Setup of indigo:
Design axi4_dut, start of the top module:
module axi4_dut 
   (
    input wire ACLK,
    input wire ARESETn,
    input wire [4-1:0] MEM_AWID,
    input wire [32-1:0] MEM_AWADDR,
    input wire [8-1:0] MEM_AWLEN,
    input wire [3-1:0] MEM_AWSIZE,
    input wire [2-1:0] MEM_AWBURST,
    input wire [1-1:0] MEM_AWLOCK,
    input wire [4-1:0] MEM_AWCACHE,
    input wire [3-1:0] MEM_AWPROT,
    input wire [4-1:0] MEM_AWQOS,
    input wire MEM_AWVALID,
    output wire MEM_AWREADY,
    input wire [32-1:0] MEM_WDATA,
    input wire [(32/8)-1:0] MEM_WSTRB,
    input wire MEM_WLAST,
    input wire MEM_WVALID,
    output wire MEM_WREADY,
    output wire [4-1:0] MEM_BID,
    output wire [2-1:0] MEM_BRESP,
    output wire MEM_BVALID,
    input wire MEM_BREADY,
    input wire [4-1:0] MEM_ARID,
    input wire [32-1:0] MEM_ARADDR,
    input wire [8-1:0] MEM_ARLEN,
    input wire [3-1:0] MEM_ARSIZE,
    input wire [2-1:0] MEM_ARBURST,
    input wire [1-1:0] MEM_ARLOCK,
    input wire [4-1:0] MEM_ARCACHE,
    input wire [3-1:0] MEM_ARPROT,
    input wire [4-1:0] MEM_ARQOS,
    input wire MEM_ARVALID,
    output wire MEM_ARREADY,
    output wire [4-1:0] MEM_RID,
    output wire [32-1:0] MEM_RDATA,
    output wire [2-1:0] MEM_RRESP,
    output wire MEM_RLAST,
    output wire MEM_RVALID,
    input wire MEM_RREADY
);
  ...
==> flow/config.mk <==
export PLATFORM = sky130hd
export DESIGN_NAME = axi4_dut
export DESIGN_NICKNAME = axi4_dut
export VERILOG_FILES = /design/flow/design.v
export SDC_FILE = /design/flow/constraint.sdc
export NUM_CORES = 4
export LEC_CHECK = 0
export CAP_MARGIN = 20
export CORE_MARGIN = 2
export CORE_UTILIZATION = 40
export MAX_ROUTING_LAYER = met4
export PLACE_DENSITY_LB_ADDON = 0.16
export SETUP_SLACK_MARGIN = 1.39
export SLEW_MARGIN = 20
==> flow/constraint.sdc <==
create_clock -name core_clock -period 10.0 [get_ports {ACLK}]
set_input_delay 2.0000 -clock core_clock [delete_from_list [all_inputs] [get_ports {ACLK}]]
set_output_delay 2.0000 -clock core_clock [all_outputs]
set_load 0.01 [all_outputs]
run.sh (not shown) runs the stock make flow with config.mk's settings and CLKGATE_MAP_FILE=.
indigo | status: complete | timing, DRC, antenna: pass
For zinc, these inputs were changed with respect to indigo:
- clearing MAX_ROUTING_LAYER, which used to be met4
- swapping 40 for 72 in CORE_UTILIZATION
- putting CTS_CLUSTER_DIAMETER at 28 where nothing was set
- swapping 1.39 for 0.51 in SETUP_SLACK_MARGIN
- clearing PLACE_DENSITY_LB_ADDON, which used to be 0.16
- swapping 10.0 for 4.25 in the clock period (ns, I/O delays scaled along)
==> comparison <==
Against indigo, zinc comes in 43 points higher on core utilization. Lower final period demand of the worst path among zinc and indigo: zinc. In zinc relative to indigo, routed wire length had gone up by more than a quarter. indigo reports its timing endpoint of the critical path as r_fifo.mem[8][2]$_DFFE_PP_ while zinc reports r_fifo.mem[8][9]$_DFFE_PP_. In zinc the implementation ran to completion but is not tape-out ready, as the final checks report max-capacitance violations, max-slew violations, negative setup slack. indigo went all the way through synthesis, placement and routing and the layout is clean on timing, DRC and antenna.
For fjord, these inputs were changed with respect to zinc:
- putting MAX_ROUTING_LAYER at met4 where nothing was set
- putting CTS_CLUSTER_SIZE at 15 where nothing was set
- putting PLACE_DENSITY at 0.38 where nothing was set
- swapping 0.51 for 1.05 in SETUP_SLACK_MARGIN
Notes after the runs:
fjord did not finish; the tool stopped in clock tree synthesis with error DPL-0033. From fjord to zinc, share of synthesized area spent on multiplexers did not move at all. NOTE placed instance area zinc->fjord increased slightly. There was hardly any difference in count of buffers inserted at the top-level ports between zinc and fjord. The cell count after placement on zinc is in line with that on fjord. Post-detailed-placement half-perimeter wirelength | fjord below zinc.
> inputs changed (fjord -> cedar)
- PLACE_DENSITY removed (was 0.38)
- CORE_UTILIZATION changed from 72 to 65
- CTS_CLUSTER_DIAMETER removed (was 28)
- CTS_CLUSTER_SIZE removed (was 15)
- MAX_ROUTING_LAYER removed (was met4)
- SETUP_SLACK_MARGIN removed (was 1.05)
Notes after the runs:
Portion of the post-synthesis area used by sequential elements came out exactly the same in cedar and fjord. cedar -> stages 100% | layout checks FAIL | negative setup slack. Compared with fjord, cedar shows detailed placement HPWL that has gone up slightly. Cell count after synthesis came out exactly the same in cedar and fjord. fjord has lower die outline width than cedar. Summary of cedar over fjord: die area went up by 11%, number of placed cells counting well taps has increased, global placer's final weighted congestion now smaller, height of the die rose 23 µm.


Starting RTL as in the previous note.
==> flow/design.v (excerpt) <==
module axi4_dut 
   (
    input wire ACLK,
    input wire ARESETn,
    input wire [4-1:0] MEM_AWID,
    input wire [32-1:0] MEM_AWADDR,
    input wire [8-1:0] MEM_AWLEN,
    input wire [3-1:0] MEM_AWSIZE,
    input wire [2-1:0] MEM_AWBURST,
    input wire [1-1:0] MEM_AWLOCK,
    input wire [4-1:0] MEM_AWCACHE,
    input wire [3-1:0] MEM_AWPROT,
    input wire [4-1:0] MEM_AWQOS,
    input wire MEM_AWVALID,
    output wire MEM_AWREADY,
    input wire [32-1:0] MEM_WDATA,
    input wire [(32/8)-1:0] MEM_WSTRB,
    input wire MEM_WLAST,
    input wire MEM_WVALID,
    output wire MEM_WREADY,
    output wire [4-1:0] MEM_BID,
    output wire [2-1:0] MEM_BRESP,
    output wire MEM_BVALID,
    input wire MEM_BREADY,
    input wire [4-1:0] MEM_ARID,
    input wire [32-1:0] MEM_ARADDR,
    input wire [8-1:0] MEM_ARLEN,
    input wire [3-1:0] MEM_ARSIZE,
    input wire [2-1:0] MEM_ARBURST,
    input wire [1-1:0] MEM_ARLOCK,
    input wire [4-1:0] MEM_ARCACHE,
    input wire [3-1:0] MEM_ARPROT,
    input wire [4-1:0] MEM_ARQOS,
    input wire MEM_ARVALID,
    output wire MEM_ARREADY,
    output wire [4-1:0] MEM_RID,
    output wire [32-1:0] MEM_RDATA,
    output wire [2-1:0] MEM_RRESP,
    output wire MEM_RLAST,
    output wire MEM_RVALID,
    input wire MEM_RREADY
);
==> flow/config.mk <==
export PLATFORM = sky130hd
export DESIGN_NAME = axi4_dut
export DESIGN_NICKNAME = axi4_dut
export VERILOG_FILES = /design/flow/design.v
export SDC_FILE = /design/flow/constraint.sdc
export NUM_CORES = 4
export LEC_CHECK = 0
export CAP_MARGIN = 20
export CORE_MARGIN = 2
export CORE_UTILIZATION = 72
export CTS_CLUSTER_DIAMETER = 28
export CTS_CLUSTER_SIZE = 15
export HOLD_SLACK_MARGIN = 0.27
export MAX_ROUTING_LAYER = met4
export PLACE_DENSITY_LB_ADDON = 0.19
export SETUP_SLACK_MARGIN = 1.09
export SLEW_MARGIN = 20
==> flow/constraint.sdc <==
create_clock -name core_clock -period 4.25 [get_ports {ACLK}]
set_input_delay 0.8500 -clock core_clock [delete_from_list [all_inputs] [get_ports {ACLK}]]
set_output_delay 0.8500 -clock core_clock [all_outputs]
set_load 0.01 [all_outputs]
The first run did not get past 5_1_grt with GRT-0232.
==> next run, changes <==
CTS_CLUSTER_DIAMETER = unset   (was 28)
CTS_CLUSTER_SIZE = unset   (was 15)
HOLD_SLACK_MARGIN = unset   (was 0.27)
MAX_ROUTING_LAYER = unset   (was met4)
PLACE_DENSITY_LB_ADDON = unset   (was 0.19)
SETUP_SLACK_MARGIN = -0.25   (was 1.09)
clock period = 3.8 ns   (was 4.25 ns; I/O delays follow)
With this change the flow finished with negative setup slack left.
Die area stays the same.
Area after synthesis is unchanged.
Synthesized cell count is unchanged.
==> next run, changes <==
CORE_UTILIZATION = 40   (was 72)
PLACE_DENSITY = 0.6   (was unset)
SETUP_SLACK_MARGIN = unset   (was -0.25)
clock period = 6.84 ns   (was 3.8 ns; I/O delays follow)
Result:
- The changed run finished with timing, DRC and antenna clean
- clock power went down by well over a third
- worst setup slack gets better by 1.5 ns
- sequential power shrinks by well over a third
- synthesized cell count stays the same
==> next run, changes <==
CORE_UTILIZATION = 70   (was 40)
PLACE_DENSITY = unset   (was 0.6)
SETUP_SLACK_MARGIN = 1.0   (was unset)
clock period = 4.15 ns   (was 6.84 ns; I/O delays follow)
Effect: The new run finished with negative setup slack left; global-route usage went up by 18 points; non-clock buffer count came out higher by 430; routed wire length is higher by 8.6%; cell count is lower by 12%.
==> next run, changes <==
CORE_UTILIZATION = 51   (was 70)
PLACE_DENSITY = 0.6   (was unset)
SETUP_SLACK_MARGIN = unset   (was 1.0)
clock period = 6.84 ns   (was 4.15 ns; I/O delays follow)
After rerunning:
- The changed run finished with timing, DRC and antenna clean
- design area came out lower by about 4%
- final cell count is higher by about 5.5%
- global-route usage falls by 12 points
- worst setup slack improved by 1.1 ns
- total power drops by about 44%
- clock skew climbs by 0.0052 ns
==> next run, changes <==
CORE_UTILIZATION = 40   (was 51)
clock period = 7.93 ns   (was 6.84 ns; I/O delays follow)
First-iteration DRC count falls by 0.44%.
Final cell count rises by 7.7%.
Clock power falls by 13%.
Total power falls by 14%.
Register-to-register slack improved by 0.67 ns.


== run A ==
axi4_dut again, from the RTL that the note above started with.
Settings: LEC_CHECK=0, CAP_MARGIN=15, CORE_MARGIN=2, CORE_UTILIZATION=70, CTS_CLUSTER_DIAMETER=28, CTS_CLUSTER_SIZE=36, PLACE_DENSITY=0.6, SETUP_SLACK_MARGIN=1.03, SLEW_MARGIN=20; clock period 3.93 ns.
Nothing crashed in run A and all stages finished; the problem is that the final layout failed, the offending checks being setup timing.
Input-level comparison between run B and run A:
- SETUP_SLACK_MARGIN: 1.03 -> unset
- CAP_MARGIN: 15 -> 20
- CTS_CLUSTER_DIAMETER: 28 -> unset
- CTS_CLUSTER_SIZE: 36 -> unset
- CORE_UTILIZATION: 70 -> 65
- ABC_AREA: unset -> 1
- the clock period (ns, I/O delays scaled along): 3.93 -> 11.5
### Flow results
What the final checks of run A revealed, after a flow that finished every stage, was a layout that fails on setup timing. In summary, run B completed successfully, with a layout that passed the timing, design-rule and antenna checks. A class of the worst hold path of reg2reg is what run B shows, while in2async belongs to run A. Post-route standard cell area excluding fillers, run B vs run A: down by a little under 10%. Measured against each other, run B and run A differ in final worst-path setup slack, the lower figure coming from run A. Run B vs. run A: number of antenna violations at the first check in global routing shows a reduction of 41, die area shows an increase of 15%, gate count of the mapped netlist shows an increase of 85%.
Changes in run C relative to run B:
- TNS_END_PERCENT now 10, previously not set
- CORE_UTILIZATION now 64, was 65
- the clock period (ns, I/O delays scaled along) now 7.56, was 11.5
Notes after the runs:
Measured against each other, run B and run C differ in combinational share of cell area, the lower figure coming from run C. Setup slack (run C over run B): decrease, 3.00 ns. Fill cell total of the finished layout (run C vs. run B) increases by a few percent. Compared with run B, in run C largest net degree at the start of global routing has increased, combinational share of power has remained practically unchanged, worst voltage drop across the vdd grid has increased, share of power burned in the clock network has increased. Relative to run B, share of the core filled with cells in the final layout has gone down in run C. Relative to run B, the power measured on run C has increased by more than half. Final area went up slightly going from run B to run C. Against run B, overall routed net length in run C came out better. A worst setup path endpoint of MEM_ARREADY is what run B shows, while MEM_WREADY belongs to run C.
diff inputs: run C => run D
- a change of CORE_UTILIZATION from 64 to 40
- a deleted ABC_AREA that had been 1
- a deleted TNS_END_PERCENT that had been 10
- a change of the clock period (ns, I/O delays scaled along) from 7.56 to 10.0
Run D | status: complete | timing, DRC, antenna: pass
Run D vs. run C: clock power went down by about 24%.
Between run D and run C, it is run D whose post-synth area from yosys stat is lower, by 9800 um2.
Looking at leading power group, the sequential cells result is from run D; the combinational cells one comes from run C.
Max worst-case headroom to the max-slew limit across run C and run D: run D
Of the two values seen for main combinational cell family by area after synthesis, simple AND/OR/NAND/NOR gates was produced by run C and multiplexers by run D.
| met1 usage in global routing | run D vs run C | 20 points lower |
Per the comparison of run D with run C, routing usage on met3 shows a reduction of 3.7 points; clock skew went down by 0.0063 ns; synthesized area per cell up 72%; instance area after placement moved down.
Compared with run C, count of non-CTS inverters in the layout in run D decreased by more than half.
Power figures rest on the tool's default switching activity, not on a simulated workload.
